$ cat flow/design.v
module mux #(parameter N = 32)(
    input  wire [N-1:0] a,
    input  wire [N-1:0] b,
    input  wire sel,
    output reg  [N-1:0] y
);
    always @(*) begin
        y = sel ? b : a;
    end
endmodule
module Extender(
    input  [23:0] Instr,
    input  [1:0]  ImmSrc,
    output reg [31:0] ExtImm
);
    always @(*) begin
        case (ImmSrc)
            2'b00: ExtImm = {24'b0, Instr[7:0]};
            2'b01: ExtImm = {20'b0, Instr[11:0]};
            2'b10: ExtImm = {{6{Instr[23]}}, Instr, 2'b00};
            default: ExtImm = 32'b0;
        endcase
    end
endmodule
module alu (
    input  [31:0] A,   
    input  [31:0] B,    
    input  [1:0]  ALUControl,
    output reg  [31:0] Result,
    output reg         N,     
    output reg         Z,     
    output reg         C,     
    output reg         V      
);
     reg [32:0] temp;
  always @(*) begin
   temp = 33'd0;
   case( ALUControl)
    2'b00: begin
     temp = {1'b0, A} + {1'b0, B};
     Result = A+B;
    end
    2'b01: begin
     temp = {1'b0, A} - {1'b0, B};
     Result = A-B;
    end
    2'b10: begin
     Result = A & B;
    end
    2'b11: begin
     Result = A | B;
    end
   endcase
    C = ~ALUControl[1] & temp[32];
    V =  ~(A[31]^B[31]^ALUControl[0]) & (A[31]^Result[31])&~ALUControl[1];
    N =  Result[31];
    Z = (Result==0);
  end
endmodule
module Register_file(
    input         clk,
    input         WE3,           
    input  [3:0]  A1,            
    input  [3:0]  A2,            
    input  [3:0]  A3,            
    input  [31:0] R15,           
    input  [31:0] WD3,           
    output [31:0] RD1,           
    output [31:0] RD2            
);
    reg [31:0] rf[0:15];
    integer i;
    assign RD1 = (A1 == 4'd15) ? R15 : rf[A1];
    assign RD2 = (A2 == 4'd15) ? R15 : rf[A2];
    always @(posedge clk) begin
        if (WE3 && (A3 != 4'd15)) begin
            rf[A3] <= WD3;
        end
    end
endmodule
module Datapath(
    input         clk,
    input         reset,
    input         PCSrc,
    input         MemtoReg,
    input         MemWrite,
    input         ALUSrc,
    input  [1:0]  ALUControl,
    input  [1:0]  ImmSrc,
    input         RegWrite,
    input  [1:0]  RegSrc,
    input  [31:0] Instr,
    input  [31:0] ReadData,
    output [31:0] PC,
    output [31:0] ALUResult,
    output [31:0] WriteData,
    output [31:0] SrcA,
    output [31:0] SrcB,
    output [31:0] ExtImm,
    output [31:0] RD1,
    output [31:0] RD2,
    output        N,
    output        Z,
    output        C,
    output        V
);
    wire [31:0] PCNext, PCPlus4, PCPlus8;
    wire [31:0] Result;
    wire [31:0] RD;
    wire [3:0] RA1, RA2;
    reg [31:0] PCReg;
    assign PC = PCReg;
    always @(posedge clk or posedge reset) begin
        if(reset) PCReg<=0;
        else PCReg <= PCNext;
    end
    assign PCPlus4 = PC + 32'd4;
    assign PCPlus8 = PC + 32'd8;
    assign RD = Instr;
    mux #(.N(4)) muxA (
        .a(RD[19:16]),
        .b(4'b1111),
        .sel(RegSrc[0]),
        .y(RA1)
    );
    mux #(.N(4)) muxB (
        .a(RD[3:0]),
        .b(RD[15:12]),
        .sel(RegSrc[1]),
        .y(RA2)
    );
    Register_file rf (
        .clk(clk),
        .WE3(RegWrite),
        .A1(RA1),
        .A2(RA2),
        .A3(RD[15:12]),
        .R15(PCPlus8),
        .WD3(Result),
        .RD1(RD1),
        .RD2(RD2)
    );
    assign SrcA = RD1;
    assign WriteData = RD2;
    Extender ext (
        .Instr(RD[23:0]),
        .ImmSrc(ImmSrc),
        .ExtImm(ExtImm)
    );
    mux #(.N(32)) muxSrcB (
        .a(RD2),
        .b(ExtImm),
        .sel(ALUSrc),
        .y(SrcB)
    );
    alu ALU_inst (
        .A(SrcA),
        .B(SrcB),
        .ALUControl(ALUControl),
        .Result(ALUResult),
        .N(N),
        .Z(Z),
        .C(C),
        .V(V)
    );
    mux #(.N(32)) muxResult (
        .a(ALUResult),
        .b(ReadData),
        .sel(MemtoReg),
        .y(Result)
    );
    mux #(.N(32)) muxPC (
        .a(PCPlus4),
        .b(Result),
        .sel(PCSrc),
        .y(PCNext)
    );
endmodule
module Condition_Check(
  input  [3:0] Cond,
  input        N, Z, C, V,
  output reg   CondEx
);
  always @(*) begin
    case(Cond)
      4'b0000: CondEx = Z;                     
      4'b0001: CondEx = ~Z;                    
      4'b0010: CondEx = C;                     
      4'b0011: CondEx = ~C;                    
      4'b0100: CondEx = N;                     
      4'b0101: CondEx = ~N;                    
      4'b0110: CondEx = V;                     
      4'b0111: CondEx = ~V;                    
      4'b1000: CondEx = C & ~Z;                
      4'b1001: CondEx = (~C) | Z;              
      4'b1010: CondEx = ~(N ^ V);              
      4'b1011: CondEx =  (N ^ V);              
      4'b1100: CondEx = (~Z) & ~(N ^ V);       
      4'b1101: CondEx = Z | (N ^ V);           
      4'b1110: CondEx = 1'b1;                  
      default: CondEx = 1'bx;
    endcase
  end
endmodule
module Decoder (
    input  [1:0] Op,
    input  [5:0] Funct,
    input  [3:0] Rd,
    output [1:0] FlagW,
    output       PCS,
    output       RegW,
    output       MemW,
    output       MemtoReg,
    output       ALUSrc,
    output [1:0] ImmSrc,
    output [1:0] RegSrc,
    output [1:0] ALUControl
);
    reg  [9:0] controls;
    reg  [1:0] FlagW_r;
    reg  [1:0] ALUControl_r;
    wire Branch;
    wire ALUOp;
    assign FlagW      = FlagW_r;
    assign ALUControl = ALUControl_r;
    always @(*) begin
        case (Op)
            2'b00: begin
                if (Funct[5])        
                    controls = 10'b0000101001;
                else                 
                    controls = 10'b0000001001;
            end
            2'b01: begin
                if (Funct[0])        
                    controls = 10'b0001111000;
                else                 
                    controls = 10'b1001110100;
            end
            2'b10: begin
                controls = 10'b0110100010;
            end
            default: begin
                controls = 10'b0000000000;
            end
        endcase
    end
    assign { RegSrc,
             ImmSrc,
             ALUSrc,
             MemtoReg,
             RegW,
             MemW,
             Branch,
             ALUOp } = controls;
    always @(*) begin
        if (ALUOp) begin
            case (Funct[4:1])
                4'b0100: ALUControl_r = 2'b00;  
                4'b0010: ALUControl_r = 2'b01;  
                4'b0000: ALUControl_r = 2'b10;  
                4'b1100: ALUControl_r = 2'b11;  
                default: ALUControl_r = 2'b00;
            endcase
            FlagW_r[1] = Funct[0];
            FlagW_r[0] = Funct[0] &
                        ((ALUControl_r == 2'b00) |
                         (ALUControl_r == 2'b01));
        end
        else begin
            ALUControl_r = 2'b00;
            FlagW_r      = 2'b00;
        end
    end
    assign PCS = ((Rd == 4'b1111) & RegW) | Branch;
endmodule
module Control_Unit(
   input clk,
   input reset,
   input [3:0]Rd,
   input  [1:0] Op,
   input  [5:0] Funct,
   input  [3:0] Cond,
   input  N, Z, C, V,
   output         PCSrc,
   output         MemtoReg,
   output         MemWrite,
   output  [1:0]  ALUControl,
   output  [1:0]  ImmSrc,
   output         RegWrite,
   output         ALUSrc,
   output  [1:0]  RegSrc
    );
    wire PCS;
    wire RegW;
    wire MemW;
    wire CondEx;
    wire [1:0] FlagW;
    wire [1:0] FlagWrite;
    reg N_reg, Z_reg, C_reg, V_reg;
    assign FlagWrite = FlagW & {CondEx, CondEx};
   assign PCSrc = PCS & CondEx;
   assign RegWrite = RegW & CondEx;
   assign MemWrite = MemW & CondEx;
    always @(posedge clk or posedge reset) begin
    if (reset) begin
        N_reg <= 1'b0;
        Z_reg <= 1'b0;
        C_reg <= 1'b0;
        V_reg <= 1'b0;
    end else begin
        if (FlagWrite[1]) begin
            N_reg <= N;
            Z_reg <= Z;
        end
        if (FlagWrite[0]) begin
            C_reg <= C;
            V_reg <= V;
        end
    end
end
    Decoder decoder(
        .Rd(Rd),
        .Op(Op),
        .Funct(Funct),
        .PCS(PCS),
        .RegW(RegW),
        .MemW(MemW),
        .MemtoReg(MemtoReg),
        .ALUSrc(ALUSrc),
        .ImmSrc(ImmSrc),
        .RegSrc(RegSrc),
        .ALUControl(ALUControl),
        .FlagW(FlagW)
    );
    Condition_Check cond_check(
        .Cond(Cond),
        .N(N_reg), .Z(Z_reg), .C(C_reg), .V(V_reg),
        .CondEx(CondEx)
    );
endmodule
module top (
    input         clk,
    input         reset,
    output [31:0] PC,
    input  [31:0] Instr,
    output        MemWrite,
    output [31:0] DataAdr,
    output [31:0] WriteData,
    input  [31:0] ReadData
);
    wire        PCSrc;
    wire        MemtoReg;
    wire [1:0]  ALUControl;
    wire [1:0]  ImmSrc;
    wire        RegWrite;
    wire        ALUSrc;
    wire [1:0]  RegSrc;
    wire [31:0] ALUResult;
    wire [31:0] SrcA, SrcB, ExtImm;
    wire [31:0] RD1, RD2;
    wire N, Z, C, V;
    assign DataAdr = ALUResult;
    wire [3:0]  Cond;
    wire [1:0]  Op;
    wire [5:0]  Funct;
    wire [3:0]  Rd;
    Datapath datapath_inst (
        .clk(clk),
        .reset(reset),
        .PCSrc(PCSrc),
        .MemtoReg(MemtoReg),
        .MemWrite(MemWrite),
        .ALUSrc(ALUSrc),
        .ALUControl(ALUControl),
        .ImmSrc(ImmSrc),
        .RegWrite(RegWrite),
        .RegSrc(RegSrc),
        .Instr(Instr),
        .N(N), .Z(Z), .C(C), .V(V),
        .PC(PC),
        .ALUResult(ALUResult),
        .WriteData(WriteData),
        .ReadData(ReadData),
        .SrcA(SrcA),
        .SrcB(SrcB),
        .ExtImm(ExtImm),
        .RD1(RD1),
        .RD2(RD2)
    );
    assign Cond  = Instr[31:28];
    assign Op    = Instr[27:26];
    assign Funct = { Instr[25], Instr[24:21], Instr[20] };  
    assign Rd    = Instr[15:12];
    Control_Unit control_inst (
        .clk(clk),
        .reset(reset),
        .Rd(Rd),
        .Op(Op),
        .Funct(Funct),
        .Cond(Cond),
        .N(N), .Z(Z), .C(C), .V(V),
        .PCSrc(PCSrc),
        .MemtoReg(MemtoReg),
        .MemWrite(MemWrite),
        .ALUControl(ALUControl),
        .ImmSrc(ImmSrc),
        .RegWrite(RegWrite),
        .ALUSrc(ALUSrc),
        .RegSrc(RegSrc)
    );
endmodule
$ cat flow/constraint.sdc
create_clock -name core_clock -period 13.1 [get_ports {clk}]
set_input_delay 2.6200 -clock core_clock [delete_from_list [all_inputs] [get_ports {clk}]]
set_output_delay 2.6200 -clock core_clock [all_outputs]
set_load 0.01 [all_outputs]
$ cat flow/run.sh
#!/bin/bash
# the make line also repeats each setting of config.mk as NAME=value (left out here)
make -C /OpenROAD-flow-scripts/flow DESIGN_CONFIG=/design/flow/config.mk WORK_HOME=/design/flow/orfs CLKGATE_MAP_FILE= finish
$ cat flow/config.mk
export PLATFORM = sky130hd
export DESIGN_NAME = top
export DESIGN_NICKNAME = top
export VERILOG_FILES = /design/flow/design.v
export SDC_FILE = /design/flow/constraint.sdc
export NUM_CORES = 4
export LEC_CHECK = 0
export ABC_AREA = 1
export CAP_MARGIN = 20
export CELL_PAD_IN_SITES_DETAIL_PLACEMENT = 2
export CELL_PAD_IN_SITES_GLOBAL_PLACEMENT = 3
export CORE_ASPECT_RATIO = 0.78
export CORE_MARGIN = 2
export CORE_UTILIZATION = 50
export PLACE_DENSITY_LB_ADDON = 0.25
export SLEW_MARGIN = 10
==> results of run 1 <==
==> flow_metrics.tcl, run 1 <==
# metrics dict for downstream scripts
set metrics [dict create \
    die-area_sq_um 71630 \
    synth.distinct_cells 59 \
    simple_gate_share_pct 25.38 \
    die_x_um 302.5 \
    common_cells "nand2_1, inv_1, edfxtp_1" \
    aoi_share_pct 13.83 \
    ys_sh_adder_pct 1.678 \
    design.core.area_sq_um 68920 \
    error "[ERROR FLW-0024] Place density exceeds 1.0 (current PLACE_DENSITY_LB_ADDON =  0.25). Please check if the value of  PLACE_DENSITY_LB_ADDON is between 0 and 0.99." \
    async_flop_share_pct 6.569 \
    yosysTopAreaCell "edfxtp_1" \
    status "did not finish" \
    syn_area_sq_um 34740 \
    rows 85 \
    mux_share_pct 0 \
    ys_sh_xor_pct 1.714 \
    synth-main-ff-cell "edfxtp_1" \
    top_logic_kind "simple AND/OR/NAND/NOR gates" \
    yosys.stat.seqShare_pct 46.85 \
    edf_count 512 \
    stop_stage "3_1_place_gp_skip_io" \
    top_cell_area_share_pct 44.25 \
    synth.most_common_cell "nand2_1" \
    fp_util_pct 50.41 \
    postSynthAreaPerCell_sq_um 7.731 \
    yosys_cells 4494 \
    chipHeight_um 236.8 \
    topCellsByArea "edfxtp_1, nand2_1, nand3_1" \
    netlist_instances 4494 \
    ys_ff 548 \
    ys_warn_count 9 \
    yosysChipArea_sq_um 34740 \
]
==> run 2, diff against run 1 <==
ABC_AREA = unset   (was 1)
CAP_MARGIN = 30   (was 20)
CELL_PAD_IN_SITES_DETAIL_PLACEMENT = unset   (was 2)
CELL_PAD_IN_SITES_GLOBAL_PLACEMENT = unset   (was 3)
CORE_ASPECT_RATIO = 1.27   (was 0.78)
CORE_MARGIN = 3   (was 2)
CORE_UTILIZATION = 21   (was 50)
CTS_CLUSTER_DIAMETER = 268   (was unset)
GPL_TIMING_DRIVEN = 0   (was unset)
MAX_ROUTING_LAYER = met4   (was unset)
MIN_ROUTING_LAYER = met1   (was unset)
PLACE_DENSITY_LB_ADDON = 0.19   (was 0.25)
SETUP_SLACK_MARGIN = 0.4   (was unset)
SLEW_MARGIN = 15   (was 10)
clock period = 8.68 ns   (was 13.1 ns; I/O delays follow)
==> flow_metrics.tcl, run 2 <==
# place-and-route summary
set metrics [dict create \
    gp_congestion 1.012 \
    status "complete, but fails checks" \
    edf_count 505 \
    common_cells "edfxtp_1, nand2_1, mux2i_1" \
    yosysChipArea_sq_um 34180 \
    finalClockPeriodUsage_pct 115.3 \
    topCellsByArea "edfxtp_1, mux2i_1, mux4_2" \
    dp_hpwl_um 171400 \
    yosys_cells 3120 \
    top_cell_area_share_pct 44.36 \
    hp-start "control_inst.V_reg$_DFFE_PP0P_" \
    worstSetupPathDepth 31 \
    powerClk_mw 2.86 \
    route.detailed.drc 0 \
    critical_path_class "in2out" \
    aoi_share_pct 16.79 \
    ctsLongestPathBuffers 3 \
    post-route-min-period_ns 10.01 \
    rsz0062_at_grt "yes" \
    syn_to_final_growth_pct 37.59 \
    ys_warn_count 9 \
    tool_warnings 37 \
    skew_ns 0.03953 \
    netlist_instances 3120 \
    p_comb_share_pct 44.5 \
    worstSetupEndpoint "DataAdr[30]" \
    post-route-util_pct 29.14 \
    power_density_nw_per_um2 253.2 \
    synth.most_common_cell "edfxtp_1" \
    drtIter0Drc 4303 \
    cts_sinks 541 \
    setup_ws_ns -1.326 \
    routedWlPerCell_um 39.47 \
    r2r_end "control_inst.Z_reg$_DFFE_PP0P_" \
    grt_max_degree 33 \
    fillerInstances 16680 \
    max_stage_delay_ns 0.63 \
    max_slew_margin_pct 20.50 \
    ir_worst_vdd_mv 0.1595 \
    async_flop_share_pct 6.654 \
    crit_fanout 10 \
    simple_gate_share_pct 11.48 \
    synth.distinct_cells 98 \
    ios 163 \
    cp-startpoint "Instr[26]" \
    overflow 0 \
    mux_share_pct 15.60 \
    cp_top_family "AND-OR/OR-AND gates" \
    wl_um 229800 \
    net-switching-power_mw 4.815 \
    rows 166 \
    clk_pin_slew_ns 0.06 \
    end_kind "output pin" \
    antenna_found_initial 16 \
    synth-main-ff-cell "edfxtp_1" \
    hold_end "control_inst.V_reg$_DFFE_PP0P_" \
    top_power_group "combinational cells" \
    ys_sh_adder_pct 2.090 \
    crit_required_ns 6.94 \
    seqPwrFrac_pct 31.4 \
    tightest_slew_ns 1.162 \
    die-area_sq_um 167700 \
    clock_power_share_pct 24.0 \
    h-tree-depth 2 \
    ant_nets 0 \
    drv_cap 0 \
    wl_met2_um 104100 \
    yosys.stat.seqShare_pct 47.00 \
    place_inst 5522 \
    firstDrtPassIters 6 \
    worstHoldPathType "reg2reg" \
    startpoint_type "input port" \
    grt_pass1_wl_um 300300 \
    wl_met1_um 81710 \
    place_area_sq_um 40700 \
    ys_ff 541 \
    top_logic_kind "AND-OR/OR-AND gates" \
    yosysTopAreaCell "edfxtp_1" \
    crit_buf_inv 10 \
    report.final.slew_viol_count 0 \
    crit_slowest_cell "or4_4" \
    cts-buffers-inserted 56 \
    vias 33490 \
    layout.nets 3774 \
    setup_viol 26 \
    ys_sh_xor_pct 3.049 \
    p_comb_mw 5.31 \
    postSynthAreaPerCell_sq_um 10.96 \
    highest-signal-layer "met4" \
    portBuffers 152 \
    cp_common_cell "buf_12" \
    reg2reg_depth 31 \
    die_x_um 364.0 \
    total_power_mw 11.91 \
    seq_power_mw 3.75 \
    cts_tree "done" \
    grt.total_usage_pct 27.33 \
    insertion_delay_ns 0.69 \
    syn_area_sq_um 34180 \
    p_leak_nw 16.76 \
    final_area_sq_um 47030 \
    swShare_pct 40.43 \
    finalHoldViolCount 0 \
    design.core.area_sq_um 161400 \
    dr_wl_met3_um 20580 \
    fp_util_pct 21.18 \
    chipHeight_um 460.7 \
    ctsHoldBuffers 0 \
    grt_pass1_vias 32210 \
    clockRootBuffer "clkbuf_16" \
    so_faults "negative setup slack" \
    worstReg2RegStart "datapath_inst.PCReg[5]$_DFF_PP0_" \
    via_per_inst 5.750 \
    fmax_mhz 99.94 \
    p_int_mw 7.095 \
    hold_depth 2 \
    instances_no_fill 5824 \
    reg2reg_slack_ns 0.32 \
    arrival_ns 8.27 \
]
[run 2: what timing repair did]
item | in CTS | in global routing
pin swaps | 77 | 56
buffers inserted | 143 | 33
setup endpoints to repair | 573 | 101
gates resized | 593 | 127
gates cloned | 1 | 0
[run 2: final cells by class]
class | instances | area, sq um | share of cell area, %
Sequential cell | 541 | 16070 | 34.16
Tap cell | 2100 | 2628 | 5.586
Clock inverter | 34 | 510.5 | 1.085
Buffer | 256 | 2328 | 4.951
Multi-Input combinational cell | 2293 | 18800 | 39.98
Timing Repair Buffer | 461 | 4876 | 10.37
Antenna cell | 15 | 37.54 | 0.07981
Clock buffer | 71 | 1583 | 3.365
Inverter | 53 | 201.4 | 0.4283
[run 2: metal layers]
metal / GRT usage (%) / up-vias
met2: 42.80 / 2444
met3: 5.210 / 811
met4: 22.23 / 0
met5: - / -
li1: - / 13280
met1: 30.33 / 16960
[run 2: stage by stage]
stage	TNS [ns]	setup slack, ns	hold WS, ns
after floorplan	-0.08120	-0.07473	0.4919
after global placement	-2910.75	-7.005	0.5560
after detailed placement	-1285.20	-5.024	0.5553
after CTS	-21.64	-1.278	0.5727
after global routing	-23.40	-1.364	0.5982
final	-21.41	-1.326	0.5622
==> run 3, diff against run 2 <==
CAP_MARGIN = 20   (was 30)
CORE_ASPECT_RATIO = unset   (was 1.27)
CORE_MARGIN = 2   (was 3)
CORE_UTILIZATION = 58   (was 21)
CTS_CLUSTER_DIAMETER = 44   (was 268)
CTS_CLUSTER_SIZE = 75   (was unset)
GPL_TIMING_DRIVEN = unset   (was 0)
MAX_ROUTING_LAYER = unset   (was met4)
MIN_ROUTING_LAYER = unset   (was met1)
PLACE_DENSITY = 0.6   (was unset)
PLACE_DENSITY_LB_ADDON = unset   (was 0.19)
SETUP_SLACK_MARGIN = 1.68   (was 0.4)
SLEW_MARGIN = 40   (was 15)
TNS_END_PERCENT = 5   (was unset)
clock period = 6.06 ns   (was 8.68 ns; I/O delays follow)
==> flow_metrics.tcl, run 3 <==
# place-and-route summary
set metrics [dict create \
    postSynthAreaPerCell_sq_um 10.96 \
    swShare_pct 38.02 \
    fmax_mhz 124.1 \
    firstDrtPassIters 15 \
    p_comb_share_pct 46.9 \
    powerClk_mw 4.66 \
    ctsLongestPathBuffers 3 \
    startpoint_type "input port" \
    netlist_instances 3120 \
    yosys_cells 3120 \
    hold_end "control_inst.V_reg$_DFFE_PP0P_" \
    fin_tns_setup_ns -249.85 \
    top_power_group "combinational cells" \
    crit_slowest_cell "a2111oi_1" \
    cp_top_family "AND-OR/OR-AND gates" \
    mux_share_pct 15.60 \
    ir_worst_vdd_mv 0.5627 \
    net-switching-power_mw 7.088 \
    so_faults "negative setup slack" \
    p_int_mw 11.56 \
    aoi_share_pct 16.79 \
    worstReg2RegStart "datapath_inst.PCReg[4]$_DFF_PP0_" \
    dp_hpwl_um 120200 \
    finalHoldViolCount 0 \
    ios 163 \
    arrival_ns 6.85 \
    worstHoldPathType "reg2reg" \
    drtIter0Drc 7299 \
    finalClockPeriodUsage_pct 133.0 \
    antenna_found_initial 14 \
    die-area_sq_um 60900 \
    dp_slack_ns -3.080 \
    p_leak_nw 19.51 \
    fp_util_pct 58.91 \
    crit_buf_inv 10 \
    post-route-min-period_ns 8.061 \
    ys_warn_count 9 \
    crit_fanout 10 \
    post-route-util_pct 85.10 \
    clock_power_share_pct 25.0 \
    insertion_delay_ns 0.68 \
    via_per_inst 7.563 \
    yosysTopAreaCell "edfxtp_1" \
    layout.nets 4300 \
    clockRootBuffer "clkbuf_16" \
    cp-startpoint "Instr[27]" \
    setup_ws_ns -2.001 \
    grt_pass1_wl_um 243100 \
    wl_um 178400 \
    ys_ff 541 \
    end_kind "output pin" \
    h-tree-depth 3 \
    die_x_um 246.8 \
    hold_depth 2 \
    skew_ns 0.05291 \
    reg2reg_slack_ns -0.57 \
    max_slew_margin_pct 27.29 \
    synth.distinct_cells 98 \
    overflow 0 \
    synth-main-ff-cell "edfxtp_1" \
    seqPwrFrac_pct 28.1 \
    clk_pin_slew_ns 0.06 \
    grt.total_usage_pct 56.15 \
    grt_max_degree 38 \
    simple_gate_share_pct 11.48 \
    syn_to_final_growth_pct 44.46 \
    status "complete, but fails checks" \
    ctsHoldBuffers 0 \
    ant_nets 0 \
    hp-start "control_inst.V_reg$_DFFE_PP0P_" \
    tightest_slew_ns 1.063 \
    design.core.area_sq_um 58030 \
    tool_warnings 41 \
    top_cell_area_share_pct 44.36 \
    cts_sinks 541 \
    cts-buffers-inserted 75 \
    report.final.slew_viol_count 0 \
    gp_congestion 1.113 \
    seq_power_mw 5.23 \
    reg2reg_depth 30 \
    ys_sh_xor_pct 3.049 \
    topCellsByArea "edfxtp_1, mux2i_1, mux4_2" \
    async_flop_share_pct 6.654 \
    vias 38000 \
    critical_path_class "in2out" \
    ys_sh_adder_pct 2.090 \
    yosys.stat.seqShare_pct 47.00 \
    portBuffers 162 \
    drv_cap 0 \
    chipHeight_um 246.8 \
    power_density_nw_per_um2 377.6 \
    p_comb_mw 8.75 \
    top_logic_kind "AND-OR/OR-AND gates" \
    worstSetupPathDepth 29 \
    grt_pass1_vias 36270 \
    crit_required_ns 4.85 \
    edf_count 505 \
    max_stage_delay_ns 0.53 \
    synth.most_common_cell "edfxtp_1" \
    syn_area_sq_um 34180 \
    cts_tree "done" \
    r2r_end "control_inst.Z_reg$_DFFE_PP0P_" \
    routedWlPerCell_um 35.50 \
    rsz0062_at_grt "yes" \
    worstSetupEndpoint "DataAdr[29]" \
    rows 88 \
    route.detailed.drc 0 \
    yosysChipArea_sq_um 34180 \
    common_cells "edfxtp_1, nand2_1, mux2i_1" \
    setup_viol 471 \
]
-- run 3: final cells by class --
class | count | area [sq um]
diodes | 11 | 27.53
multi-input cells | 2294 | 18920
clock inverters | 58 | 689.4
fillers | 2965 | 8645
inverters | 53 | 221.5
repair buffers | 1223 | 10560
flip-flops and latches | 541 | 16070
well taps | 765 | 957.2
clock buffers | 80 | 1938
-- run 3: per-stage QoR --
step	total power [mW]	cells	instance area [sq um]	hold WS, ns
2_1_floorplan	8.239	3144	34500	0.4919
3_3_place_gp	12.46	4790	44210	0.5263
3_5_place_dp	12.61	4790	44210	0.5417
4_1_cts	17.48	4972	47910	0.5547
5_1_grt	18.90	5014	49350	0.5987
6_report	18.64	5025	49380	0.5468
-- run 3: routing by layer --
metal	track usage [%]	vias to the layer above	share of wire (%)
met2	77.50	4433	38
met5	4.003	-	0.19
met4	40.50	12	11
met3	30.15	1591	20
li1	-	14360	-
met1	65.82	17610	31
-- run 3: what timing repair did --
action | 4_1_cts | 5_1_grt
buffers inserted | 42 | 41
pin swaps | 85 | 94
gates cloned | 2 | 1
endpoints found under the setup margin | 729 | 911
resized | 318 | 271
==> run 4, diff against run 3 <==
CORE_UTILIZATION = 71   (was 58)
CTS_CLUSTER_DIAMETER = unset   (was 44)
CTS_CLUSTER_SIZE = 31   (was 75)
PLACE_DENSITY = unset   (was 0.6)
SETUP_SLACK_MARGIN = unset   (was 1.68)
SLEW_MARGIN = 20   (was 40)
TNS_END_PERCENT = unset   (was 5)
clock period = 7.14 ns   (was 6.06 ns; I/O delays follow)
==> flow_metrics.tcl, run 4 <==
# metrics dict for downstream scripts
set metrics [dict create \
    ys_warn_count 9 \
    portBuffers 162 \
    top_cell_area_share_pct 44.36 \
    synth.distinct_cells 98 \
    dp_hpwl_um 114400 \
    die_x_um 223.4 \
    h-tree-depth 2 \
    rows 80 \
    synth.most_common_cell "edfxtp_1" \
    synth-main-ff-cell "edfxtp_1" \
    clockRootBuffer "clkbuf_16" \
    syn_area_sq_um 34180 \
    place_inst 4433 \
    die-area_sq_um 49920 \
    ctsLongestPathBuffers 3 \
    error "[ERROR GRT-0116] Global routing finished with congestion. Check the congestion regions in the DRC Viewer." \
    gp_congestion 1.210 \
    place_area_sq_um 42340 \
    stop_stage "5_1_grt" \
    async_flop_share_pct 6.654 \
    common_cells "edfxtp_1, nand2_1, mux2i_1" \
    overflow 810 \
    design.core.area_sq_um 47650 \
    yosys.stat.seqShare_pct 47.00 \
    top_logic_kind "AND-OR/OR-AND gates" \
    edf_count 505 \
    postSynthAreaPerCell_sq_um 10.96 \
    status "did not finish" \
    topCellsByArea "edfxtp_1, mux2i_1, mux4_2" \
    ys_sh_adder_pct 2.090 \
    chipHeight_um 223.4 \
    grt.total_usage_pct 92.48 \
    mux_share_pct 15.60 \
    aoi_share_pct 16.79 \
    ys_sh_xor_pct 3.049 \
    ys_ff 541 \
    yosysTopAreaCell "edfxtp_1" \
    ios 163 \
    cts-buffers-inserted 56 \
    cts_sinks 541 \
    yosys_cells 3120 \
    netlist_instances 3120 \
    simple_gate_share_pct 11.48 \
    fp_util_pct 71.75 \
    yosysChipArea_sq_um 34180 \
]
-- run 4: repair_timing --
item                                    CTS
gates resized                           272
hold buffers                              0
pin swaps                                61
hold endpoints to repair                  0
buffers inserted                         49
endpoints found under the setup margin  413
-- run 4: metrics by stage --
| step | hold WS, ns | util (%) | setup WS (ns) |
|---|---|---|---|
| after CTS | 0.5783 | 95.20 | -1.229 |
| after detailed placement | 0.5441 | 88.86 | -2.456 |
| after global placement | 0.5291 | 88.86 | -2.330 |
| after floorplan | 0.4919 | - | -0.9981 |
-- run 4: metal layers --
layer	overflow	GRT usage [%]
met2	406	100.8
met5	13	72.24
met3	68	85.88
met1	60	91.30
met4	263	92.62
==> run 5, diff against run 4 <==
CORE_UTILIZATION = 66   (was 71)
CTS_CLUSTER_SIZE = unset   (was 31)
MAX_ROUTING_LAYER = met4   (was unset)
clock period = 7.12 ns   (was 7.14 ns; I/O delays follow)
==> flow_metrics.tcl, run 5 <==
# metrics dict for downstream scripts
set metrics [dict create \
    fp_util_pct 66.63 \
    gp_congestion 1.178 \
    stop_stage "5_1_grt" \
    async_flop_share_pct 6.654 \
    rows 83 \
    die-area_sq_um 53630 \
    mux_share_pct 15.60 \
    syn_area_sq_um 34180 \
    yosys.stat.seqShare_pct 47.00 \
    cts-buffers-inserted 57 \
    overflow 10 \
    ys_warn_count 9 \
    yosysChipArea_sq_um 34180 \
    aoi_share_pct 16.79 \
    ys_sh_xor_pct 3.049 \
    grt.total_usage_pct 80.49 \
    simple_gate_share_pct 11.48 \
    yosys_cells 3120 \
    die_x_um 231.6 \
    topCellsByArea "edfxtp_1, mux2i_1, mux4_2" \
    status "did not finish" \
    edf_count 505 \
    dp_slack_ns -2.435 \
    netlist_instances 3120 \
    clockRootBuffer "clkbuf_16" \
    ys_sh_adder_pct 2.090 \
    synth.distinct_cells 98 \
    portBuffers 162 \
    synth-main-ff-cell "edfxtp_1" \
    synth.most_common_cell "edfxtp_1" \
    error "[ERROR GRT-0232] Routing congestion too high. Check the congestion heatmap in the GUI." \
    design.core.area_sq_um 51300 \
    ctsLongestPathBuffers 3 \
    ios 163 \
    dp_hpwl_um 114200 \
    h-tree-depth 2 \
    cts_sinks 541 \
    common_cells "edfxtp_1, nand2_1, mux2i_1" \
    ys_ff 541 \
    top_logic_kind "AND-OR/OR-AND gates" \
    chipHeight_um 231.6 \
    yosysTopAreaCell "edfxtp_1" \
    top_cell_area_share_pct 44.36 \
    postSynthAreaPerCell_sq_um 10.96 \
]
[run 5: per-stage QoR]
| step | cells | area, sq um |
|---|---|---|
| floorplan | 3144 | 34520 |
| global placement | 4509 | 42540 |
| detailed placement | 4509 | 42540 |
| CTS | 4714 | 46370 |
[run 5: per-layer routing]
layer | track usage, % | GRT overflow
met1 | 79.81 | 0
met2 | 93.25 | 6
met3 | 67.53 | 2
met4 | 75.88 | 2
met5 | - | -
[run 5: timing repair]
action	4_1_cts
setup buffers	102
resized	369
setup endpoints to repair	371
gates cloned	3
hold buffers	0
pin swaps	109
==> run 6, diff against run 5 <==
ABC_AREA = 1   (was unset)
CELL_PAD_IN_SITES_DETAIL_PLACEMENT = 2   (was unset)
CORE_MARGIN = 6   (was 2)
CORE_UTILIZATION = 40   (was 66)
HOLD_SLACK_MARGIN = 0.13   (was unset)
MAX_ROUTING_LAYER = unset   (was met4)
SETUP_SLACK_MARGIN = 5   (was unset)
clock period = 16.7 ns   (was 7.12 ns; I/O delays follow)
==> flow_metrics.tcl, run 6 <==
# metrics dict for downstream scripts
set metrics [dict create \
    status "did not finish" \
    stop_stage "5_1_grt" \
    error "[ERROR GRT-0116] Global routing finished with congestion. Check the congestion regions in the DRC Viewer." \
    dp_slack_ns 1.438 \
    dp_hpwl_um 131700 \
    syn_area_sq_um 34740 \
    ios 163 \
    yosysTopAreaCell "edfxtp_1" \
    grt.total_usage_pct 71.07 \
    ys_ff 548 \
    chipHeight_um 306.7 \
    h-tree-depth 3 \
    cts-buffers-inserted 66 \
    ctsLongestPathBuffers 3 \
    clockRootBuffer "clkbuf_16" \
    synth-main-ff-cell "edfxtp_1" \
    die_x_um 306.7 \
    design.core.area_sq_um 85550 \
    top_cell_area_share_pct 44.25 \
    synth.distinct_cells 59 \
    yosys.stat.seqShare_pct 46.85 \
    die-area_sq_um 94070 \
    common_cells "nand2_1, inv_1, edfxtp_1" \
    top_logic_kind "simple AND/OR/NAND/NOR gates" \
    synth.most_common_cell "nand2_1" \
    edf_count 512 \
    topCellsByArea "edfxtp_1, nand2_1, nand3_1" \
    postSynthAreaPerCell_sq_um 7.731 \
    cts_sinks 548 \
    ctsHoldBuffers 0 \
    yosys_cells 4494 \
    ys_warn_count 9 \
    portBuffers 162 \
    aoi_share_pct 13.83 \
    gp_congestion 1.054 \
    netlist_instances 4494 \
    ys_sh_xor_pct 1.714 \
    async_flop_share_pct 6.569 \
    simple_gate_share_pct 25.38 \
    rows 107 \
    ys_sh_adder_pct 1.678 \
    yosysChipArea_sq_um 34740 \
    fp_util_pct 40.61 \
    place_inst 5675 \
    mux_share_pct 0 \
    overflow 11 \
]
run 6: metal layers:
layer | GRT overflow | GRT usage [%]
met3 | 6 | 55.12
met1 | 0 | 71.59
met2 | 2 | 86.93
met4 | 3 | 70.50
met5 | 0 | 29.15
run 6: timing repair:
| action | 4_1_cts |
|---|---|
| cloned | 40 |
| endpoints found under the setup margin | 247 |
| resized | 622 |
| pin swaps | 136 |
| buffers inserted | 173 |
run 6: metrics by stage:
stage	cell area [sq um]	utilization [%]
3_3_place_gp	37590	43.94
3_5_place_dp	37620	43.97
2_1_floorplan	34860	-
4_1_cts	44170	51.63
==> run 7, diff against run 6 <==
CAP_MARGIN = 15   (was 20)
CELL_PAD_IN_SITES_DETAIL_PLACEMENT = unset   (was 2)
CELL_PAD_IN_SITES_GLOBAL_PLACEMENT = 3   (was unset)
CORE_ASPECT_RATIO = 0.85   (was unset)
CORE_MARGIN = 3   (was 6)
CTS_CLUSTER_SIZE = 18   (was unset)
GPL_ROUTABILITY_DRIVEN = 0   (was unset)
HOLD_SLACK_MARGIN = unset   (was 0.13)
PLACE_DENSITY = 0.66   (was unset)
SETUP_SLACK_MARGIN = 3.74   (was 5)
SLEW_MARGIN = 30   (was 20)
clock period = 14.9 ns   (was 16.7 ns; I/O delays follow)
==> flow_metrics.tcl, run 7 <==
# place-and-route summary
set metrics [dict create \
    cts_sinks 548 \
    ctsHoldBuffers 0 \
    yosys_cells 4494 \
    worstReg2RegStart "datapath_inst.PCReg[3]$_DFF_PP0_" \
    top_cell_area_share_pct 44.25 \
    power_density_nw_per_um2 141.9 \
    worstSetupPathDepth 34 \
    ys_ff 548 \
    worstHoldPathType "reg2reg" \
    arrival_ns 8.33 \
    drv_cap 0 \
    simple_gate_share_pct 25.38 \
    wl_um 163900 \
    cp_top_family "simple AND/OR/NAND/NOR gates" \
    p_leak_nw 18.43 \
    max_stage_delay_ns 0.52 \
    p_int_mw 3.699 \
    dp_hpwl_um 103300 \
    fmax_mhz 88.39 \
    syn_to_final_growth_pct 24.04 \
    crit_fanout 19 \
    overflow 0 \
    syn_area_sq_um 34740 \
    yosys.stat.seqShare_pct 46.85 \
    swShare_pct 39.52 \
    insertion_delay_ns 0.65 \
    mux_share_pct 0 \
    die_x_um 325.7 \
    powerClk_mw 1.58 \
    postSynthAreaPerCell_sq_um 7.731 \
    cp_common_cell "nand2_1" \
    rsz0062_at_grt "yes" \
    startpoint_type "input port" \
    p_comb_mw 2.46 \
    h-tree-depth 2 \
    portBuffers 162 \
    p_comb_share_pct 40.2 \
    synth.distinct_cells 59 \
    clk_pin_slew_ns 0.06 \
    rows 98 \
    route.detailed.drc 0 \
    ctsLongestPathBuffers 3 \
    hold_end "control_inst.C_reg$_DFFE_PP0P_" \
    crit_buf_inv 11 \
    fillerInstances 8506 \
    cts_tree "done" \
    via_per_inst 5.661 \
    ir_worst_vdd_mv 0.1050 \
    chipHeight_um 277.7 \
    hold_depth 4 \
    use_met2_pct 53.42 \
    topCellsByArea "edfxtp_1, nand2_1, nand3_1" \
    vias 33770 \
    grt-busiest-layer "met2" \
    gr-usage-met3_pct 6.288 \
    seq_power_mw 2.08 \
    tightest_slew_ns 1.070 \
    clock_power_share_pct 25.7 \
    edf_count 512 \
    aoi_share_pct 13.83 \
    post-route-util_pct 50.64 \
    ys_warn_count 9 \
    grt_pass1_wl_um 230800 \
    crit_slowest_cell "clkdlybuf4s50_1" \
    ant_nets 0 \
    ys_sh_adder_pct 1.678 \
    drtIter0Drc 4300 \
    grt.total_usage_pct 35.12 \
    diodes 0 \
    critical_path_class "in2out" \
    async_flop_share_pct 6.569 \
    report.final.slew_viol_count 0 \
    skew_ns 0.02454 \
    grt_pass1_vias 31570 \
    common_cells "nand2_1, inv_1, edfxtp_1" \
    end_kind "output pin" \
    status "no timing/DRC/antenna violations" \
    reg2reg_depth 32 \
    die-area_sq_um 90440 \
    yosysChipArea_sq_um 34740 \
    top_power_group "combinational cells" \
    clockRootBuffer "clkbuf_16" \
    reg2reg_slack_ns 8.12 \
    ios 163 \
    hold_slack_ns 0.5917 \
    crit_required_ns 11.92 \
    dp_slack_ns 1.083 \
    ys_sh_xor_pct 1.714 \
    worstSetupEndpoint "DataAdr[28]" \
    max_slew_margin_pct 28.37 \
    hp-start "control_inst.C_reg$_DFFE_PP0P_" \
    seqPwrFrac_pct 34.0 \
    setup_viol 0 \
    gr-usage-met1_pct 49.28 \
    netlist_instances 4494 \
    fp_util_pct 40.83 \
    place_area_sq_um 37850 \
    grt_max_degree 146 \
    routedWlPerCell_um 27.46 \
    firstDrtPassIters 8 \
    setup_ws_ns 3.586 \
    synth-main-ff-cell "edfxtp_1" \
    layout.nets 4877 \
    finalHoldViolCount 0 \
    tool_warnings 40 \
    post-route-min-period_ns 11.31 \
    cts-buffers-inserted 60 \
    cp-startpoint "Instr[20]" \
    finalClockPeriodUsage_pct 75.93 \
    synth.most_common_cell "nand2_1" \
    design.core.area_sq_um 85100 \
    yosysTopAreaCell "edfxtp_1" \
    final_area_sq_um 43100 \
    r2r_end "datapath_inst.rf.rf[1][27]$_DFFE_PP_" \
    net-switching-power_mw 2.418 \
    top_logic_kind "simple AND/OR/NAND/NOR gates" \
    antenna_found_initial 2 \
    fin_tns_setup_ns 0 \
]
## run 7: per-stage QoR
stage / cells / power [mW]
floorplan: 4525 / 3.144
global placement: 5706 / 4.212
detailed placement: 5707 / 4.205
CTS: 5932 / 5.959
global route: 5966 / 6.353
finish: 5966 / 6.117
## run 7: area by class of cell
cell class              instances  area [sq um]  share of cell area [%]
clock buffers                  70          1582                   3.670
clock inverters                43         449.2                   1.042
inverters                     647          2482                   5.760
multi-input cells            3106         16650                   38.63
flip-flops and latches        548         16280                   37.77
well taps                    1150          1439                   3.339
repair buffers                401          4213                   9.776
repair inverters                1         5.005                 0.01161
## run 7: per-layer routing
metal / up-vias / wire length (um)
met5: - / 8
met4: 2 / 8344
met3: 329 / 16030
met2: 1792 / 70270
met1: 16200 / 69190
li1: 15450 / -
## run 7: what timing repair did
action / 4_1_cts / 5_1_grt
resized: 337 / 141
setup endpoints to repair: 31 / 24
gates cloned: 21 / 4
setup buffers: 91 / 30
pin swaps: 78 / 66
==> run 8, diff against run 7 <==
CORE_ASPECT_RATIO = 1.94   (was 0.85)
GPL_ROUTABILITY_DRIVEN = unset   (was 0)
PLACE_DENSITY = unset   (was 0.66)
==> flow_metrics.tcl, run 8 <==
# place-and-route summary
set metrics [dict create \
    power_density_nw_per_um2 139.7 \
    p_leak_nw 18.32 \
    place_area_sq_um 37900 \
    cp-startpoint "Instr[22]" \
    max_stage_delay_ns 0.46 \
    rsz0062_at_grt "yes" \
    drv_cap 0 \
    crit_required_ns 11.92 \
    via_per_inst 5.695 \
    p_comb_share_pct 41.9 \
    swShare_pct 40.73 \
    critical_path_class "in2out" \
    net-switching-power_mw 2.436 \
    clk_pin_slew_ns 0.06 \
    grt_pass1_wl_um 237500 \
    worstReg2RegStart "datapath_inst.PCReg[5]$_DFF_PP0_" \
    ys_warn_count 9 \
    worstHoldPathType "reg2reg" \
    netlist_instances 4494 \
    ctsHoldBuffers 0 \
    reg2reg_depth 30 \
    finalClockPeriodUsage_pct 74.44 \
    p_comb_mw 2.51 \
    reg2reg_slack_ns 8.09 \
    layout.nets 4869 \
    simple_gate_share_pct 25.38 \
    p_int_mw 3.545 \
    skew_ns 0.04145 \
    crit_buf_inv 8 \
    status "no timing/DRC/antenna violations" \
    synth-main-ff-cell "edfxtp_1" \
    cts_tree "done" \
    worstSetupPathDepth 28 \
    antenna_found_initial 9 \
    clockRootBuffer "clkbuf_16" \
    async_flop_share_pct 6.569 \
    cp_top_family "buffers and inverters" \
    r2r_end "datapath_inst.rf.rf[0][23]$_DFFE_PP_" \
    top_cell_area_share_pct 44.25 \
    gp_congestion 1.002 \
    hp-start "control_inst.C_reg$_DFFE_PP0P_" \
    hold_depth 4 \
    wl_um 172700 \
    hold_end "control_inst.C_reg$_DFFE_PP0P_" \
    cts_sinks 548 \
    powerClk_mw 1.40 \
    cp_common_cell "nand2_1" \
    ys_ff 548 \
    insertion_delay_ns 0.65 \
    yosys_cells 4494 \
    syn_area_sq_um 34740 \
    synth.most_common_cell "nand2_1" \
    dp_hpwl_um 108900 \
    ys_sh_xor_pct 1.714 \
    route.detailed.drc 0 \
    grt_max_degree 106 \
    yosysChipArea_sq_um 34740 \
    seq_power_mw 2.08 \
    post-route-min-period_ns 11.09 \
    postSynthAreaPerCell_sq_um 7.731 \
    crit_slowest_cell "clkdlybuf4s50_1" \
    ctsLongestPathBuffers 3 \
    top_power_group "combinational cells" \
    post-route-util_pct 49.69 \
    ant_nets 0 \
    ios 163 \
    topCellsByArea "edfxtp_1, nand2_1, nand3_1" \
    mux_share_pct 0 \
    hold_slack_ns 0.5891 \
    fmax_mhz 90.16 \
    dp_slack_ns 1.392 \
    die_x_um 217.6 \
    edf_count 512 \
    overflow 0 \
    vias 33850 \
    report.final.slew_viol_count 0 \
    grt_pass1_vias 32980 \
    drtIter0Drc 3299 \
    ys_sh_adder_pct 1.678 \
    crit_fanout 17 \
    setup_viol 0 \
    synth.distinct_cells 59 \
    cts-buffers-inserted 52 \
    setup_ws_ns 3.808 \
    yosysTopAreaCell "edfxtp_1" \
    syn_to_final_growth_pct 23.20 \
    arrival_ns 8.11 \
    common_cells "nand2_1, inv_1, edfxtp_1" \
    firstDrtPassIters 6 \
    end_kind "output pin" \
    tightest_slew_ns 1.030 \
    yosys.stat.seqShare_pct 46.85 \
    design.core.area_sq_um 86150 \
    chipHeight_um 416.5 \
    ir_worst_vdd_mv 0.09277 \
    max_slew_margin_pct 31.09 \
    tool_warnings 41 \
    top_logic_kind "simple AND/OR/NAND/NOR gates" \
    worstSetupEndpoint "DataAdr[23]" \
    aoi_share_pct 13.83 \
    portBuffers 162 \
    startpoint_type "input port" \
    die-area_sq_um 90620 \
    rows 150 \
    finalHoldViolCount 0 \
    seqPwrFrac_pct 34.7 \
    grt.total_usage_pct 36.98 \
    routedWlPerCell_um 29.05 \
    fin_tns_setup_ns 0 \
    h-tree-depth 2 \
    clock_power_share_pct 23.3 \
    final_area_sq_um 42800 \
    fp_util_pct 40.33 \
]
## run 8: final cells by class
cell class	count	area, sq um
Clock inverter	32	295.3
Tap cell	1140	1426
Timing Repair Buffer	407	4298
Timing Repair inverter	1	7.507
Clock buffer	65	1413
Sequential cell	548	16280
Fill cell	8542	43340
Inverter	647	2471
Multi-Input combinational cell	3100	16610
Antenna cell	3	7.507
## run 8: per-layer routing
metal,vias up,global-route usage (%),part of all wire (%)
met5,-,0,0.016
met4,4,26.85,9.1
met3,498,5.240,6.7
met2,1594,63.19,49
met1,16350,41.96,36
li1,15400,-,-
## run 8: through the flow
stage | cells | total power [mW]
floorplan | 4525 | 3.144
global placement | 5702 | 4.263
detailed placement | 5703 | 4.260
CTS | 5885 | 5.824
global route | 5940 | 6.181
finish | 5943 | 5.981
## run 8: timing repair
action | CTS | global route
cloned | 19 | 6
endpoints found under the hold margin | 0 | 0
buffers inserted | 66 | 49
setup endpoints to repair | 31 | 27
gates resized | 314 | 165
pin swaps | 56 | 68
==> run 9, diff against run 8 <==
ABC_AREA = unset   (was 1)
CAP_MARGIN = 20   (was 15)
CELL_PAD_IN_SITES_GLOBAL_PLACEMENT = unset   (was 3)
CORE_ASPECT_RATIO = unset   (was 1.94)
CORE_MARGIN = 2   (was 3)
CORE_UTILIZATION = 41   (was 40)
CTS_CLUSTER_SIZE = unset   (was 18)
PLACE_DENSITY = 0.6   (was unset)
SETUP_SLACK_MARGIN = 1.09   (was 3.74)
SLEW_MARGIN = 20   (was 30)
clock period = 6.94 ns   (was 14.9 ns; I/O delays follow)
==> flow_metrics.tcl, run 9 <==
# place-and-route summary
set metrics [dict create \
    top_logic_kind "AND-OR/OR-AND gates" \
    seq_power_mw 4.60 \
    p_comb_share_pct 49.5 \
    power_density_nw_per_um2 325.3 \
    setup_ws_ns -1.509 \
    antenna_found_initial 10 \
    p_comb_mw 7.97 \
    powerClk_mw 3.52 \
    ant_nets 0 \
    so_faults "negative setup slack" \
    hold_depth 2 \
    fillerInstances 6817 \
    status "complete, but fails checks" \
    postSynthAreaPerCell_sq_um 10.96 \
    route.detailed.drc 0 \
    regArea_sq_um 16070 \
    reg2reg_slack_ns -0.16 \
    yosysChipArea_sq_um 34180 \
    worstSetupPathDepth 29 \
    ir_worst_vdd_mv 0.2639 \
    h-tree-depth 3 \
    synth.most_common_cell "edfxtp_1" \
    grt-busiest-layer "met2" \
    grt.total_usage_pct 40.47 \
    design.core.area_sq_um 82370 \
    crit_buf_inv 9 \
    use_met2_pct 60.95 \
    crit_fanout 6 \
    topCellsByArea "edfxtp_1, mux2i_1, mux4_2" \
    setup_viol 194 \
    via_per_inst 6.585 \
    gr-usage-met1_pct 52.22 \
    clockRootBuffer "clkbuf_16" \
    clock_power_share_pct 21.9 \
    combGateArea_sq_um 18740 \
    cts_tree "done" \
    syn_to_final_growth_pct 44.69 \
    max_slew_margin_pct 30.09 \
    post-route-min-period_ns 8.449 \
    gp_congestion 1.045 \
    synth.distinct_cells 98 \
    wl_um 179000 \
    simple_gate_share_pct 11.48 \
    seqPwrFrac_pct 28.6 \
    critical_path_class "in2out" \
    ys_warn_count 9 \
    edf_count 505 \
    reg2reg_depth 33 \
    cp_top_family "AND-OR/OR-AND gates" \
    cp-startpoint "Instr[27]" \
    synth-main-ff-cell "edfxtp_1" \
    ys_sh_xor_pct 3.049 \
    die_x_um 292.8 \
    common_cells "edfxtp_1, nand2_1, mux2i_1" \
    netlist_instances 3120 \
    vias 34870 \
    yosysTopAreaCell "edfxtp_1" \
    net-switching-power_mw 5.905 \
    clk_pin_slew_ns 0.05 \
    final_area_sq_um 49460 \
    hp-start "control_inst.V_reg$_DFFE_PP0P_" \
    worstHoldPathType "reg2reg" \
    cp_common_cell "buf_4" \
    grt_max_degree 44 \
    worstReg2RegStart "datapath_inst.PCReg[3]$_DFF_PP0_" \
    fmax_mhz 118.4 \
    top_power_group "combinational cells" \
    drv_cap 0 \
    crit_required_ns 5.55 \
    syn_area_sq_um 34180 \
    hold_slack_ns 0.5467 \
    skew_ns 0.03177 \
    finalClockPeriodUsage_pct 121.7 \
    ctsLongestPathBuffers 3 \
    report.final.slew_viol_count 0 \
    p_leak_nw 19.49 \
    async_flop_share_pct 6.654 \
    rows 105 \
    dp_hpwl_um 128700 \
    fin_tns_setup_ns -68.89 \
    place_area_sq_um 44000 \
    arrival_ns 7.06 \
    grt_pass1_wl_um 246700 \
    end_kind "output pin" \
    gr-usage-met3_pct 12.94 \
    ios 163 \
    tightest_slew_ns 1.041 \
    layout.nets 4284 \
    routedWlPerCell_um 33.79 \
    yosys_cells 3120 \
    cts-buffers-inserted 66 \
    die-area_sq_um 85700 \
    portBuffers 162 \
    r2r_end "control_inst.Z_reg$_DFFE_PP0P_" \
    aoi_share_pct 16.79 \
    yosys.stat.seqShare_pct 47.00 \
    startpoint_type "input port" \
    swShare_pct 36.70 \
    tool_warnings 37 \
    top_cell_area_share_pct 44.36 \
    cts_sinks 541 \
    overflow 0 \
    insertion_delay_ns 0.63 \
    max_stage_delay_ns 0.43 \
    post-route-util_pct 60.04 \
    p_int_mw 10.19 \
    hold_end "control_inst.V_reg$_DFFE_PP0P_" \
    fp_util_pct 41.50 \
    chipHeight_um 292.8 \
    ys_ff 541 \
    ctsHoldBuffers 0 \
    worstSetupEndpoint "DataAdr[29]" \
    firstDrtPassIters 8 \
    ys_sh_adder_pct 2.090 \
    finalHoldViolCount 0 \
    drtIter0Drc 4924 \
    mux_share_pct 15.60 \
    rsz0062_at_grt "yes" \
    grt_pass1_vias 33920 \
    crit_slowest_cell "nor4_4" \
]
## run 9: cell type report
cell class | count | share of cell area [%]
Inverter | 53 | 0.4275
Tap cell | 1070 | 2.707
Clock buffer | 80 | 3.466
Multi-Input combinational cell | 2298 | 37.89
Antenna cell | 2 | 0.01012
Timing Repair Buffer | 1212 | 22.14
Sequential cell | 541 | 32.48
Clock inverter | 40 | 0.8753
## run 9: per-layer routing
layer	up-vias	part of all wire, %	wire [um]
li1	14300	-	-
met1	17250	37	66430
met2	2687	43	76670
met3	627	14	24500
met4	12	6.3	11250
met5	-	0.057	102
## run 9: per-stage QoR
stage                     setup WS, ns  std cells  total power [mW]
after floorplan                 -1.098       3144             7.246
after global placement          -3.092       5002             11.16
after detailed placement        -3.179       5002             11.22
after CTS                       -1.386       5243             15.33
after global routing            -1.663       5295             16.52
final                           -1.509       5296             16.09
## run 9: repair_timing
item | in CTS | in global routing
setup endpoints to repair | 588 | 526
setup buffers | 114 | 44
gates resized | 443 | 112
pin swaps | 114 | 66
cloned | 7 | 7
==> run 10, diff against run 9 <==
CELL_PAD_IN_SITES_GLOBAL_PLACEMENT = 3   (was unset)
CORE_ASPECT_RATIO = 0.63   (was unset)
CORE_MARGIN = 5   (was 2)
CORE_UTILIZATION = 51   (was 41)
CTS_CLUSTER_SIZE = 43   (was unset)
MIN_ROUTING_LAYER = met1   (was unset)
PLACE_DENSITY = unset   (was 0.6)
SETUP_SLACK_MARGIN = unset   (was 1.09)
SLEW_MARGIN = 25   (was 20)
TNS_END_PERCENT = 30   (was unset)
clock period = 15.2 ns   (was 6.94 ns; I/O delays follow)
==> flow_metrics.tcl, run 10 <==
# place-and-route summary
set metrics [dict create \
    worstSetupEndpoint "DataAdr[31]" \
    p_leak_nw 13.83 \
    fin_tns_setup_ns 0 \
    seqPwrFrac_pct 36.6 \
    reg2reg_slack_ns 6.51 \
    critical_path_class "in2out" \
    netlist_instances 3120 \
    top_power_group "combinational cells" \
    cp_common_cell "a21oi_1" \
    tightest_slew_ns 1.159 \
    yosys_cells 3120 \
    fmax_mhz 68.07 \
    regArea_sq_um 16070 \
    place_area_sq_um 37220 \
    seq_power_mw 2.16 \
    worstReg2RegStart "datapath_inst.PCReg[9]$_DFF_PP0_" \
    insertion_delay_ns 0.68 \
    crit_required_ns 12.16 \
    end_kind "output pin" \
    layout.nets 3362 \
    chipHeight_um 215.5 \
    fillerInstances 5458 \
    rsz0062_at_grt "no" \
    common_cells "edfxtp_1, nand2_1, mux2i_1" \
    worstHoldPathType "reg2reg" \
    design.core.area_sq_um 66440 \
    arrival_ns 11.65 \
    instances_no_fill 4186 \
    portBuffers 162 \
    p_int_mw 3.571 \
    clock_power_share_pct 23.8 \
    hold_depth 2 \
    ys_sh_adder_pct 2.090 \
    mux_share_pct 15.60 \
    tool_warnings 38 \
    swShare_pct 39.49 \
    postSynthAreaPerCell_sq_um 10.96 \
    top_logic_kind "AND-OR/OR-AND gates" \
    fp_util_pct 51.45 \
    syn_area_sq_um 34180 \
    finalHoldViolCount 0 \
    grt_pass1_wl_um 221000 \
    max_stage_delay_ns 0.81 \
    p_comb_mw 2.34 \
    ant_nets 0 \
    ys_ff 541 \
    grt.total_usage_pct 42.78 \
    finalClockPeriodUsage_pct 96.65 \
    ir_worst_vdd_mv 0.1009 \
    final_area_sq_um 39090 \
    vias 31100 \
    cts-buffers-inserted 54 \
    routedWlPerCell_um 38.16 \
    async_flop_share_pct 6.654 \
    drtIter0Drc 5545 \
    synth.most_common_cell "edfxtp_1" \
    ctsHoldBuffers 0 \
    rows 75 \
    wl_um 159700 \
    max_slew_margin_pct 22.72 \
    clockRootBuffer "clkbuf_16" \
    via_per_inst 7.429 \
    h-tree-depth 2 \
    simple_gate_share_pct 11.48 \
    overflow 0 \
    hp-start "control_inst.C_reg$_DFFE_PP0P_" \
    cp-startpoint "Instr[27]" \
    r2r_end "control_inst.Z_reg$_DFFE_PP0P_" \
    firstDrtPassIters 6 \
    post_cts_buffers 0 \
    cts_tree "done" \
    crit_buf_inv 6 \
    yosysChipArea_sq_um 34180 \
    status "no timing/DRC/antenna violations" \
    ys_sh_xor_pct 3.049 \
    clk_pin_slew_ns 0.05 \
    net-switching-power_mw 2.331 \
    cp_top_family "simple AND/OR/NAND/NOR gates" \
    cts_sinks 541 \
    skew_ns 0.05561 \
    powerClk_mw 1.40 \
    top_cell_area_share_pct 44.36 \
    combGateArea_sq_um 17140 \
    gp_congestion 1.059 \
    post-route-util_pct 58.84 \
    worstSetupPathDepth 27 \
    synth.distinct_cells 98 \
    die_x_um 336.2 \
    drv_cap 0 \
    synth-main-ff-cell "edfxtp_1" \
    power_density_nw_per_um2 151.0 \
    startpoint_type "input port" \
    crit_slowest_cell "or3b_4" \
    yosysTopAreaCell "edfxtp_1" \
    antenna_found_initial 8 \
    die-area_sq_um 72450 \
    yosys.stat.seqShare_pct 47.00 \
    ctsLongestPathBuffers 3 \
    syn_to_final_growth_pct 14.36 \
    report.final.slew_viol_count 0 \
    p_comb_share_pct 39.7 \
    post-route-min-period_ns 14.69 \
    ctsResizeCount 0 \
    ys_warn_count 9 \
    grt_max_degree 55 \
    edf_count 505 \
    reg2reg_depth 23 \
    topCellsByArea "edfxtp_1, mux2i_1, mux4_2" \
    dp_hpwl_um 109200 \
    hold_end "control_inst.C_reg$_DFFE_PP0P_" \
    aoi_share_pct 16.79 \
    setup_viol 0 \
    grt_pass1_vias 28740 \
    place_inst 4076 \
    route.detailed.drc 0 \
    crit_fanout 41 \
    ios 163 \
]
[run 10: per-layer routing]
metal / track usage [%] / part of all wire, % / routed length [um]
met3: 21.39 / 19 / 30700
met5: 1.529 / 0.10 / 166
met2: 56.76 / 39 / 61580
met1: 59.35 / 37 / 59410
met4: 16.80 / 4.9 / 7861
[run 10: final cells by class]
class,count,share of cell area [%]
inverter,53,0.5121
timing repair buffer,307,7.061
sequential,541,41.10
multi-input combinational,2293,43.85
clock inverter,28,0.8482
tap,885,2.833
antenna,9,0.05761
clock buffer,70,3.738
[run 10: through the flow]
| step | total power [mW] | setup slack, ns | hold slack, ns |
|---|---|---|---|
| detailed placement | 4.405 | 0.8568 | 0.5549 |
| floorplan | 3.257 | 3.401 | 0.4919 |
| global placement | 4.382 | 0.9467 | 0.5284 |
| global route | 6.036 | 0.05442 | 0.5983 |
| CTS | 5.788 | 0.8154 | 0.5665 |
| finish | 5.902 | 0.5096 | 0.5653 |
==> run 11, diff against run 10 <==
CELL_PAD_IN_SITES_GLOBAL_PLACEMENT = unset   (was 3)
CORE_ASPECT_RATIO = unset   (was 0.63)
CORE_MARGIN = 2   (was 5)
CORE_UTILIZATION = 40   (was 51)
CTS_CLUSTER_SIZE = unset   (was 43)
MIN_ROUTING_LAYER = unset   (was met1)
PLACE_DENSITY = 0.6   (was unset)
SETUP_SLACK_MARGIN = 5   (was unset)
SLEW_MARGIN = 20   (was 25)
TNS_END_PERCENT = unset   (was 30)
clock period = 11.0 ns   (was 15.2 ns; I/O delays follow)
==> flow_metrics.tcl, run 11 <==
# place-and-route summary
set metrics [dict create \
    status "no timing/DRC/antenna violations" \
    cts_tree "done" \
    clockRootBuffer "clkbuf_16" \
    drtIter0Drc 4707 \
    finalClockPeriodUsage_pct 93.86 \
    p_comb_mw 4.84 \
    post-route-util_pct 55.47 \
    layout.nets 3893 \
    finalHoldViolCount 0 \
    grt_pass1_wl_um 236800 \
    crit_buf_inv 13 \
    seqPwrFrac_pct 30.1 \
    portBuffers 162 \
    via_per_inst 6.714 \
    regArea_sq_um 16070 \
    worstReg2RegStart "datapath_inst.PCReg[5]$_DFF_PP0_" \
    place_inst 4656 \
    h-tree-depth 2 \
    skew_ns 0.05621 \
    top_logic_kind "AND-OR/OR-AND gates" \
    p_int_mw 6.125 \
    ios 163 \
    postSynthAreaPerCell_sq_um 10.96 \
    die_x_um 296.3 \
    tool_warnings 37 \
    max_stage_delay_ns 0.44 \
    combGateArea_sq_um 19590 \
    dp_slack_ns -0.6101 \
    rows 107 \
    fillerInstances 7237 \
    ctsLongestPathBuffers 3 \
    cp-startpoint "Instr[27]" \
    clk_pin_slew_ns 0.06 \
    yosys_cells 3120 \
    reg2reg_slack_ns 3.25 \
    net-switching-power_mw 3.791 \
    gp_congestion 1.007 \
    overflow 0 \
    insertion_delay_ns 0.68 \
    power_density_nw_per_um2 210.6 \
    syn_to_final_growth_pct 37.72 \
    common_cells "edfxtp_1, nand2_1, mux2i_1" \
    firstDrtPassIters 8 \
    post-route-min-period_ns 10.33 \
    yosys.stat.seqShare_pct 47.00 \
    worstSetupPathDepth 33 \
    ctsHoldBuffers 0 \
    crit_slowest_cell "o211ai_1" \
    powerClk_mw 2.09 \
    critical_path_class "in2out" \
    swShare_pct 38.23 \
    worstSetupEndpoint "DataAdr[29]" \
    netlist_instances 3120 \
    topCellsByArea "edfxtp_1, mux2i_1, mux4_2" \
    cts-buffers-inserted 60 \
    ys_sh_adder_pct 2.090 \
    synth.distinct_cells 98 \
    simple_gate_share_pct 11.48 \
    hold_end "control_inst.Z_reg$_DFFE_PP0P_" \
    design.core.area_sq_um 84880 \
    max_slew_margin_pct 28.25 \
    vias 33410 \
    arrival_ns 8.13 \
    route.detailed.drc 0 \
    aoi_share_pct 16.79 \
    ant_nets 0 \
    ys_sh_xor_pct 3.049 \
    final_area_sq_um 47080 \
    rsz0062_at_grt "yes" \
    tightest_slew_ns 1.076 \
    yosysChipArea_sq_um 34180 \
    end_kind "output pin" \
    startpoint_type "input port" \
    ir_worst_vdd_mv 0.1818 \
    yosysTopAreaCell "edfxtp_1" \
    ys_warn_count 9 \
    seq_power_mw 2.98 \
    crit_fanout 12 \
    die-area_sq_um 87810 \
    setup_viol 0 \
    cts_sinks 541 \
    fmax_mhz 96.85 \
    top_power_group "combinational cells" \
    syn_area_sq_um 34180 \
    synth-main-ff-cell "edfxtp_1" \
    fp_util_pct 40.27 \
    cp_top_family "AND-OR/OR-AND gates" \
    dp_hpwl_um 120900 \
    p_leak_nw 17.67 \
    chipHeight_um 296.3 \
    antenna_found_initial 7 \
    wl_um 176800 \
    mux_share_pct 15.60 \
    hp-start "control_inst.Z_reg$_DFFE_PP0P_" \
    p_comb_share_pct 48.9 \
    setup_ws_ns 0.6749 \
    worstHoldPathType "reg2reg" \
    fin_tns_setup_ns 0 \
    hold_depth 2 \
    routedWlPerCell_um 35.52 \
    top_cell_area_share_pct 44.36 \
    grt_pass1_vias 31750 \
    synth.most_common_cell "edfxtp_1" \
    reg2reg_depth 30 \
    drv_cap 0 \
    grt.total_usage_pct 38.23 \
    async_flop_share_pct 6.654 \
    report.final.slew_viol_count 0 \
    crit_required_ns 8.80 \
    place_area_sq_um 40850 \
    edf_count 505 \
    r2r_end "control_inst.Z_reg$_DFFE_PP0P_" \
    ys_ff 541 \
    grt_max_degree 51 \
    instances_no_fill 4976 \
    clock_power_share_pct 21.1 \
]
==> run 11: repair_timing <==
item                                    CTS  global route
buffers inserted                         97            90
gates resized                           359           335
pin swaps                               125           129
cloned                                    3            17
endpoints found under the setup margin  590           589
==> run 11: cell type report <==
class,instances,area share [%]
flip-flops and latches,541,34.12
clock inverters,31,0.8558
clock buffers,79,3.383
repair buffers,818,16.53
inverters,53,0.4385
well taps,1144,3.040
multi-input cells,2307,41.62
diodes,3,0.01595
==> run 11: routing by layer <==
metal | global-route usage (%) | vias to the layer above | wire length, um
met5 | 0 | - | 72
met2 | 58.64 | 2682 | 76260
met4 | 19.62 | 10 | 10910
li1 | - | 13520 | -
met1 | 49.41 | 16590 | 65130
met3 | 10.68 | 610 | 24400
==> run 11: per-stage QoR <==
step                hold slack, ns  power [mW]
floorplan                   0.4986       4.677
global placement            0.5392       6.545
detailed placement          0.5498       6.571
CTS                         0.5644       8.946
global route                0.6108       10.15
finish                      0.5818       9.916
No activity file was given, so power comes from the tool's default toggle rates.
